## ntt_bfu
module ntt_bfu
(
    input                   clk,
    input                   rstn,
    input  [14-1:0] in1,
    input  [14-1:0] in2,
    input  [14-1:0] gamma,
    input                   op,
    output [14-1:0] out1,
    output [14-1:0] out2
);
Size: roughly 2,700 cells after synthesis, ~530 flip-flops, about 73 I/O pins.
clock: 2.38 ns
lec_check: 0
cap_margin: 40
cell_pad_in_sites_detail_placement: 0
core_margin: 2
core_utilization: 61
cts_cluster_diameter: 48
cts_cluster_size: 56
gpl_timing_driven: 1
hold_slack_margin: -0.05
max_routing_layer: met4
place_density_lb_addon: 0.1
setup_slack_margin: -0.21
slew_margin: 20
tns_end_percent: 40
run.sh (not shown) runs the stock make flow with config.mk's settings and CLKGATE_MAP_FILE=.
The starting point finished but fails on negative setup slack.
==> next run, changes <==
Settings changed: CAP_MARGIN 40 to 20, CELL_PAD_IN_SITES_DETAIL_PLACEMENT 0 to not set, CORE_UTILIZATION 61 to 40, CTS_CLUSTER_DIAMETER 48 to not set, CTS_CLUSTER_SIZE 56 to not set, GPL_TIMING_DRIVEN 1 to not set, HOLD_SLACK_MARGIN -0.05 to not set, MAX_ROUTING_LAYER met4 to not set, PLACE_DENSITY set to 0.6, PLACE_DENSITY_LB_ADDON 0.1 to not set, SETUP_SLACK_MARGIN -0.21 to not set, TNS_END_PERCENT 40 to not set.
Clock period 2.38 ns to 6.4 ns, I/O delays scaled along.
What happened:
- This time the run completed with no timing, DRC or antenna violations
- clock-buffer cell count rises by 14
- final area falls by 17%
- cell count falls by 8.0%
- wire length falls by 38%
- area after synthesis stays the same
- utilization falls by 39 points
==> next run, changes <==
Settings changed: ABC_AREA set to 1, CORE_UTILIZATION 40 to 72, CTS_CLUSTER_DIAMETER set to 400, CTS_CLUSTER_SIZE set to 98.
Clock period 6.4 ns to 3.56 ns, I/O delays scaled along.
- This time the run aborted during global routing (5_1_grt)
- synthesized area came out higher by 3.4%
- die size came out lower by 42%
- synthesized cell count came out higher by 22%
==> next run, changes <==
Settings changed: ABC_AREA 1 to not set, CORE_UTILIZATION 72 to 66, CTS_CLUSTER_DIAMETER 400 to not set, CTS_CLUSTER_SIZE 98 to not set.
Clock period 3.56 ns to 5.59 ns, I/O delays scaled along.
With this change the flow completed, yet does not pass: negative setup slack.
Area after synthesis is lower by a few percent.
Synthesized cell count is lower by about a fifth.
Die area is higher by a few percent.


Setup of try-zinc:
Starting RTL as in the previous note.
## ntt_bfu
module ntt_bfu
(
    input                   clk,
    input                   rstn,
    input  [14-1:0] in1,
    input  [14-1:0] in2,
    input  [14-1:0] gamma,
    input                   op,
    output [14-1:0] out1,
    output [14-1:0] out2
);
bfu_v1 bfu1(.clk(clk), .rstn(rstn), .in1(in1), .in2(in2),
            .gamma(gamma), .op(op), .p('d12289), ._p('d1073729535), .mu('d922759167),
            .out1(out1), .out2(out2));
endmodule
clock: 6.5 ns
lec_check: 0
cap_margin: 10
core_aspect_ratio: 1.34
core_margin: 2
core_utilization: 43
cts_cluster_size: 38
gpl_routability_driven: 0
gpl_timing_driven: 0
place_density: 0.84
slew_margin: 20
tns_end_percent: 15
The flow for try-zinc finished, though final verification flagged setup timing.
For try-pepper, these inputs were changed with respect to try-zinc:
- TNS_END_PERCENT no longer set, was 15
- CORE_UTILIZATION now 70, was 43
- GPL_TIMING_DRIVEN no longer set, was 0
- GPL_ROUTABILITY_DRIVEN no longer set, was 0
- CORE_ASPECT_RATIO no longer set, was 1.34
- PLACE_DENSITY now 0.6, was 0.84
- CAP_MARGIN now 20, was 10
- CTS_CLUSTER_SIZE now 35, was 38
- the clock period (ns, I/O delays scaled along) now 5.89, was 6.5
### Flow results
The layout from try-pepper, despite a flow that completed every stage, fails the layout checks, with the failing checks listed as setup timing. Compare try-zinc and try-pepper | multi-input logic area lower: try-zinc. Changes observed in try-pepper relative to try-zinc: filler-free cell count of the finished design down 188, register fraction of the total cell area shows a reduction of 1.0 points. Against try-zinc, final setup slack of the worst path in try-pepper came out worse. Sort try-zinc and try-pepper by post-detailed-route via-to-cell ratio asc -> top: try-zinc. In the flow results for try-zinc and try-pepper, the data required time of the critical path is larger on try-zinc. Compared try-pepper vs try-zinc, and placed standard-cell area is up in try-pepper. try-pepper vs try-zinc: core occupancy in the finished layout up in try-pepper. Die footprint for try-pepper is lower than for try-zinc.
The inputs of try-onyx differ from those of try-pepper as listed below.
- CTS_CLUSTER_DIAMETER: unset -> 94
- CORE_UTILIZATION: 70 -> 72
- CTS_CLUSTER_SIZE: 35 -> unset
- CAP_MARGIN: 20 -> 5
- the clock period (ns, I/O delays scaled along): 5.89 -> 5.59
==> results <==
Number of buffers other than clock buffers in the final layout (try-onyx vs. try-pepper) increases by more than 10%. try-onyx finished all stages; layout check result: FAIL, due to setup timing. Delta (try-onyx minus try-pepper): wire length of the first global-routing pass increased by about 4% relative to the old numbers; overall global routing resource usage increased by 1.9 points relative to the old numbers; largest driver fanout on the critical path decreased by 4 relative to the old numbers.
Edits applied to the flow inputs when going from try-onyx to try-harbor:
- putting PLACE_DENSITY_LB_ADDON at 0.05 where nothing was set
- putting SETUP_SLACK_MARGIN at 1.66 where nothing was set
- clearing PLACE_DENSITY, which used to be 0.6
- clearing CTS_CLUSTER_DIAMETER, which used to be 94
- swapping 5 for 20 in CAP_MARGIN
Findings:
What ended try-harbor was a tool error in 5_1_grt; the run never finished. Diff try-onyx -> try-harbor | half-perimeter wire length after placement | increase of 3000 microns. Number of buffers inserted to repair setup after CTS (lower): try-onyx. try-onyx -> try-harbor: placed cell count flat.
Edits applied to the flow inputs when going from try-harbor to try-indigo:
- SETUP_SLACK_MARGIN no longer set, was 1.66
- ABC_AREA now 1, previously not set
- PLACE_DENSITY_LB_ADDON no longer set, was 0.05
- PLACE_DENSITY now 0.6, previously not set
- the clock period (ns, I/O delays scaled along) now 4.26, was 5.59
Results
Cmp try-indigo vs try-harbor: yosys synthesis chip area higher in try-indigo
Stage in which a tool error killed try-indigo: 5_1_grt.
Synthesized area, try-indigo vs try-harbor: up by a few percent
Between try-indigo and try-harbor, the synthesized-area fraction occupied by and/or/nand/nor cells is higher for try-indigo.


Setup of exp/zinc:
ntt_bfu again, from the RTL that the note above started with.
// ntt_bfu
module ntt_bfu
(
    input                   clk,
    input                   rstn,
    input  [14-1:0] in1,
    input  [14-1:0] in2,
    input  [14-1:0] gamma,
    input                   op,
    output [14-1:0] out1,
    output [14-1:0] out2
);
export LEC_CHECK = 0
export CAP_MARGIN = 10
export CORE_ASPECT_RATIO = 0.56
export CORE_MARGIN = 2
export CORE_UTILIZATION = 40
export CTS_CLUSTER_SIZE = 38
export GPL_ROUTABILITY_DRIVEN = 0
export GPL_TIMING_DRIVEN = 0
export SLEW_MARGIN = 20
export TNS_END_PERCENT = 15
create_clock -name core_clock -period 6.5 [get_ports {clk}]
Ran to the end and failed final checks on negative setup slack: exp/zinc.
## Diff of input files: exp/nickel against exp/zinc
Settings: SETUP_SLACK_MARGIN: unset -> -0.39; CTS_CLUSTER_SIZE: 38 -> unset; TNS_END_PERCENT: 15 -> unset; GPL_ROUTABILITY_DRIVEN: 0 -> unset; GPL_TIMING_DRIVEN: 0 -> unset; CORE_ASPECT_RATIO: 0.56 -> unset; CORE_UTILIZATION: 40 -> 72; CAP_MARGIN: 10 -> 20; the clock period (ns, I/O delays scaled along): 6.5 -> 5.89.
==> results <==
exp/nickel completed end to end; final checks failed (negative setup slack).
Looking at timing startpoint of the critical path, the op result is from exp/nickel; the in2[1] one comes from exp/zinc.
Going from exp/zinc to exp/nickel, setup slack at placement grows by 0.54 ns.
Setup changes, exp/nickel to exp/violet
Settings: CAP_MARGIN: 20 -> 0; PLACE_DENSITY: unset -> 0.6; SETUP_SLACK_MARGIN: -0.39 -> unset; CTS_CLUSTER_DIAMETER: unset -> 90; the clock period (ns, I/O delays scaled along): 5.89 -> 5.59.
==> comparison <==
Completing all stages was not enough for exp/violet: its layout failed the final checks because of negative setup slack. Compared with exp/nickel, exp/violet shows a clock skew that is 0.0046 ns higher. In the tables for exp/violet and exp/nickel, count of clock buffers in the final design reads higher with exp/nickel. Comparing exp/violet and exp/nickel, the higher worst path required time was measured on exp/nickel. Diff exp/violet..exp/nickel | core box area | unchanged. exp/nickel -> exp/violet: insertion delay of the later-clocked pin in the worst-skew pair flat.
For exp/umber, these inputs were changed with respect to exp/violet:
Settings: CAP_MARGIN now 20, was 0; CTS_CLUSTER_SIZE now 100, previously not set; CTS_CLUSTER_DIAMETER now 400, was 90; ABC_AREA now 1, previously not set; the clock period (ns, I/O delays scaled along) now 3.56, was 5.59.
==> results <==
exp/umber is listed as incomplete: the tool reported an error in 5_1_grt and the run ended there.
HPWL after detailed placement in exp/umber is about 40% higher than in exp/violet
Comparing exp/umber and exp/violet, the lower post-synth design cell area was measured on exp/violet.
The final reports for exp/umber and exp/violet show number of H-tree levels lower in the former.
Changes observed in exp/umber relative to exp/violet: multiplexer area fraction after synthesis has decreased, register share after synthesis -1.4 points, post-placement cell area rose by 0.0043 mm^2, overall die area rose about 3.4%.
--- input diff exp/umber..exp/tundra ---
Settings: CTS_CLUSTER_SIZE removed (was 100); ABC_AREA removed (was 1); CTS_CLUSTER_DIAMETER removed (was 400); CORE_UTILIZATION changed from 72 to 40; the clock period (ns, I/O delays scaled along) changed from 3.56 to 6.5.
[summary]
exp/tundra was carried through to the last stage, and its layout satisfied the timing, design-rule and antenna checks.
exp/tundra vs exp/umber — average size of a mapped cell climbed by more than 10%
Compared exp/tundra vs exp/umber, and post-synthesis share of cell area spent on xor and xnor gates is up in exp/tundra.
Compared with exp/umber, in exp/tundra synthesized cell count down 18%, post-synthesis cell type count +17, chip area line of the yosys report decreased by 3.3% relative to the old numbers, synthesized area now sits lower.
Relative to exp/tundra, the following input files were edited for exp/juniper:
Settings: setting TNS_END_PERCENT to 15 for the first time; setting PLACE_DENSITY_LB_ADDON to 0.17 for the first time; setting CELL_PAD_IN_SITES_GLOBAL_PLACEMENT to 2 for the first time; setting GPL_TIMING_DRIVEN to 1 for the first time; setting ABC_AREA to 1 for the first time; changing CAP_MARGIN from 20 to 10; setting CTS_CLUSTER_SIZE to 38 for the first time; changing CORE_UTILIZATION from 40 to 43; setting CORE_ASPECT_RATIO to 0.55 for the first time; setting GPL_ROUTABILITY_DRIVEN to 1 for the first time; setting MIN_ROUTING_LAYER to met2 for the first time; removing PLACE_DENSITY (formerly 0.6).
### Flow results
- For exp/juniper, the most used routing layer was met3, unlike exp/tundra, where it was met2.
- Changes observed in exp/juniper relative to exp/tundra: fraction of area in clock buffers and inverters now sits lower; tally of non-filler cells in the final layout now sits higher.
- Die width on exp/juniper is up relative to exp/tundra.
- Data arrival at the endpoint of the critical path: exp/juniper and exp/tundra compared, higher one is exp/tundra
